## willow
// ALU
module ALU (
    input  logic clk,
    input  logic rst_n,
    input  logic [5:0] alu_op,
    input  logic word,
    input  logic [15:0] a,
    input  logic [15:0] b,
    input  logic cf_in,
    input  logic [4:0] shift_cnt,
    output logic [15:0] result
);
Size in the first run: roughly 2500 cells after synthesis, roughly 0.016 mm² of cells after synthesis.
clock: 50.7 ns
lec_check: 0
abc_area: 1
cap_margin: 20
cell_pad_in_sites_global_placement: 2
core_aspect_ratio: 0.79
core_margin: 2
core_utilization: 36
cts_cluster_size: 23
gpl_routability_driven: 0
gpl_timing_driven: 1
hold_slack_margin: 0.28
max_routing_layer: met5
place_density_lb_addon: 0.01
slew_margin: 20
tns_end_percent: 85
run.sh (not shown) runs the stock make flow with config.mk's settings and CLKGATE_MAP_FILE=.
In summary, willow completed successfully, with a layout that passed the timing, DRC and antenna checks.
For harbor, these inputs were changed with respect to willow:
Settings: removing CORE_ASPECT_RATIO (formerly 0.79); removing PLACE_DENSITY_LB_ADDON (formerly 0.01); removing TNS_END_PERCENT (formerly 85); removing HOLD_SLACK_MARGIN (formerly 0.28); removing GPL_TIMING_DRIVEN (formerly 1); removing GPL_ROUTABILITY_DRIVEN (formerly 0); changing CORE_UTILIZATION from 36 to 57; removing ABC_AREA (formerly 1); removing MAX_ROUTING_LAYER (formerly met5); removing CTS_CLUSTER_SIZE (formerly 23); removing CELL_PAD_IN_SITES_GLOBAL_PLACEMENT (formerly 2); changing the clock period (ns, I/O delays scaled along) from 50.7 to 34.3.
==> results <==
Taking willow as the reference, in harbor least setup slack across all paths after layout fell 9.64 ns, maximum fanout count along the critical path fell 7, distinct cell type count after synthesis rose 25, synthesized area fell about 1.2%, delay of the slowest cell on the worst path fell 0.03 ns.
Delta (harbor minus willow): number of vias in the routed layout moved up, initial cell density of the core went up 21 points.
Between harbor and willow, the final total power is higher for harbor.

Starting RTL as in the previous note.
export LEC_CHECK = 0
export CAP_MARGIN = 20
export CELL_PAD_IN_SITES_GLOBAL_PLACEMENT = 2
export CORE_ASPECT_RATIO = 1.98
export CORE_MARGIN = 2
export CORE_UTILIZATION = 29
export HOLD_SLACK_MARGIN = -0.06
export SLEW_MARGIN = 20
create_clock -name core_clock -period 100.0 [get_ports {clk}]
Then changed:
Settings changed: CELL_PAD_IN_SITES_GLOBAL_PLACEMENT 2 to not set, CORE_ASPECT_RATIO 1.98 to not set, CORE_UTILIZATION 29 to 25, HOLD_SLACK_MARGIN -0.06 to not set.
Clock period 100.0 ns to 52.8 ns, I/O delays scaled along.
The changed run went through all stages and came out clean.
Area after synthesis stays the same.
Design area goes up slightly.
Non-clock buffer count shrinks by 11.
Worst hold slack gets worse by 9400 ps.
Synthesized cell count does not change.
Worst setup slack gets worse by 36000 ps.
Total power rose by well over a third.
Wire length falls by a quarter to a third.
Clock-buffer cell count stays the same.
Die area grows by about a fifth.
Combinational power grows by well over a third.
Then changed:
Settings changed: CORE_UTILIZATION 25 to 65, CTS_CLUSTER_DIAMETER set to 84, TNS_END_PERCENT set to 5.
Clock period 52.8 ns to 30.6 ns, I/O delays scaled along.
- With this change the flow never finished: it broke off in 5_1_grt with GRT-0232
- synthesized area stays the same
- die size fell by 61%
- synthesized cell count does not change
Then changed:
Settings changed: CTS_CLUSTER_DIAMETER 84 to 98, TNS_END_PERCENT 5 to not set.
Clock period 30.6 ns to 36.7 ns, I/O delays scaled along.
What happened:
- Now the flow produced a clean layout
- area after synthesis does not change
- synthesized cell count does not change
- die size stays the same
Then changed:
Settings changed: TNS_END_PERCENT set to 5.
Clock period 36.7 ns to 29.6 ns, I/O delays scaled along.
Outcome: The new run ended with an error in 5_1_grt on GRT-0232. Die size stays the same. Synthesized area stays the same. Synthesized cell count does not change.
Then changed:
Settings changed: CORE_UTILIZATION 65 to 58, CTS_CLUSTER_DIAMETER 98 to not set.
Clock period 29.6 ns to 29.3 ns, I/O delays scaled along.
Now the flow produced a layout that fails on setup timing.
Die area climbs by about 12%.
Synthesized cell count stays the same.
Area after synthesis stays the same.
Power is estimated from default activity; no workload was simulated.
